north:
// b8Xb8_s16
module b8Xb8_s16( 
  input clk,
  input rst_n, 
  input [7:0] in1_0  ,
  input [7:0] in1_1  ,
  input [7:0] in1_2  ,
  input [7:0] in1_3  ,
  input [7:0] in1_4  ,
  input [7:0] in1_5  ,
  input [7:0] in1_6  ,
  input [7:0] in1_7  ,
  input [7:0] in1_8  ,
  input [7:0] in1_9  ,
  input [7:0] in1_10 ,
  input [7:0] in1_11 ,
  input [7:0] in1_12 ,
  input [7:0] in1_13 ,
  input [7:0] in1_14 ,
  input [7:0] in1_15 ,
  input [7:0] in2_0  ,
  input [7:0] in2_1  ,
  input [7:0] in2_2  ,
  input [7:0] in2_3  ,
  input [7:0] in2_4  ,
  input [7:0] in2_5  ,
  input [7:0] in2_6  ,
  input [7:0] in2_7  ,
  input [7:0] in2_8  ,
  input [7:0] in2_9  ,
  input [7:0] in2_10 ,
  input [7:0] in2_11 ,
  input [7:0] in2_12 ,
  input [7:0] in2_13 ,
  input [7:0] in2_14 ,
  input [7:0] in2_15 ,
  output [11:0] out
  );
  reg [19:0] psum;
  reg [15:0] prod_0  ;
  reg [15:0] prod_1  ;
  reg [15:0] prod_2  ;
  reg [15:0] prod_3  ;
  reg [15:0] prod_4  ;
  reg [15:0] prod_5  ;
  reg [15:0] prod_6  ;
  reg [15:0] prod_7  ;
  reg [15:0] prod_8  ;
  reg [15:0] prod_9  ;
  reg [15:0] prod_10 ;
  reg [15:0] prod_11 ;
  reg [15:0] prod_12 ;
  reg [15:0] prod_13 ;
  reg [15:0] prod_14 ;
  reg [15:0] prod_15 ;
  always @(negedge rst_n or posedge clk) begin
    if (rst_n == 1'b0) begin
  ...
Size in the first run: about 270 I/O pins.
==> flow/config.mk <==
export PLATFORM = sky130hd
export DESIGN_NAME = b8Xb8_s16
export DESIGN_NICKNAME = b8Xb8_s16
export VERILOG_FILES = /design/flow/design.v
export SDC_FILE = /design/flow/constraint.sdc
export NUM_CORES = 4
export LEC_CHECK = 0
export CAP_MARGIN = 20
export CORE_MARGIN = 2
export CORE_UTILIZATION = 72
export CTS_CLUSTER_SIZE = 23
export PLACE_DENSITY_LB_ADDON = 0.26
export SETUP_SLACK_MARGIN = -0.28
export SLEW_MARGIN = 20
==> flow/constraint.sdc <==
create_clock -name core_clock -period 3.68 [get_ports {clk}]
set_input_delay 0.7360 -clock core_clock [delete_from_list [all_inputs] [get_ports {clk}]]
set_output_delay 0.7360 -clock core_clock [all_outputs]
set_load 0.01 [all_outputs]
run.sh (not shown) runs the stock make flow with config.mk's settings and CLKGATE_MAP_FILE=.
north: it failed with a tool error in 5_1_grt, so there are no final results.
[inputs] south vs north
- removing CTS_CLUSTER_SIZE (formerly 23)
- setting MAX_ROUTING_LAYER to met4 for the first time
- removing SETUP_SLACK_MARGIN (formerly -0.28)
- changing CORE_UTILIZATION from 72 to 66
- removing PLACE_DENSITY_LB_ADDON (formerly 0.26)
- changing the clock period (ns, I/O delays scaled along) from 3.68 to 4.84
==> results <==
- In south the implementation completed, yet the final layout does not meet the checks, the culprit being negative setup slack.
- Diff south..north | gate count after technology mapping | unchanged
- south vs north — post-detailed-placement half-perimeter wirelength dropped by more than 10%
- The core box area reported for south is greater than that of north by 9.0%.
- Die area: higher on south
- On cell count in the Yosys report, south and north are basically level.
- Per the comparison of south with north, total of cells resized after clock tree synthesis now sits lower; final weighted congestion in routability-driven placement now sits lower; floorplan core density now sits lower.
- Diff north -> south: cell count after placement went down 1.6%; yosys stat chip area held.
> inputs changed (south -> east)
- an added CTS_CLUSTER_SIZE of 40
- a deleted MAX_ROUTING_LAYER that had been met4
- a change of CORE_UTILIZATION from 66 to 70
- a change of the clock period (ns, I/O delays scaled along) from 4.84 to 5.2
### Flow results
- east: flow complete, layout not clean; failing: negative setup slack
- Total routing resource utilization after global routing (higher): east
- Changes observed in east relative to south: chip area went down about 5.6%.
## Diff of input files: west against east
- CTS_CLUSTER_SIZE: 40 -> unset
- CORE_UTILIZATION: 70 -> 40
- the clock period (ns, I/O delays scaled along): 5.2 -> 7.5
==> results <==
In summary, west completed successfully, with a layout that passed the timing, design-rule and antenna checks. Final hold slack ends up higher on west. The signed area change from the synthesized netlist to the final layout of west falls short of that of east by 6.7 points. The wire length of west falls short of that of east by about 1.3%.
Changes in middle relative to west:
- CORE_UTILIZATION: 40 -> 72
- CAP_MARGIN: 20 -> 0
- the clock period (ns, I/O delays scaled along): 7.5 -> 4.76
--- outcome ---
- Looking across west and middle, the single run that reached the end with no open violations was west.
- Status middle: flow complete, layout not clean - negative setup slack
- On middle: pin slew with the least headroom to its limit is 20 ps higher than what west gave.
- Comparing west against middle, there is no change at all in mean instance size in the synthesized netlist.
- Relative to west, the row count measured on middle has decreased by more than a quarter.
- west ended up with sky130_fd_sc_hd__clkdlybuf4s50_1 as its library cell contributing the largest single delay on the critical path; middle ended up with sky130_fd_sc_hd__a2111oi_4.
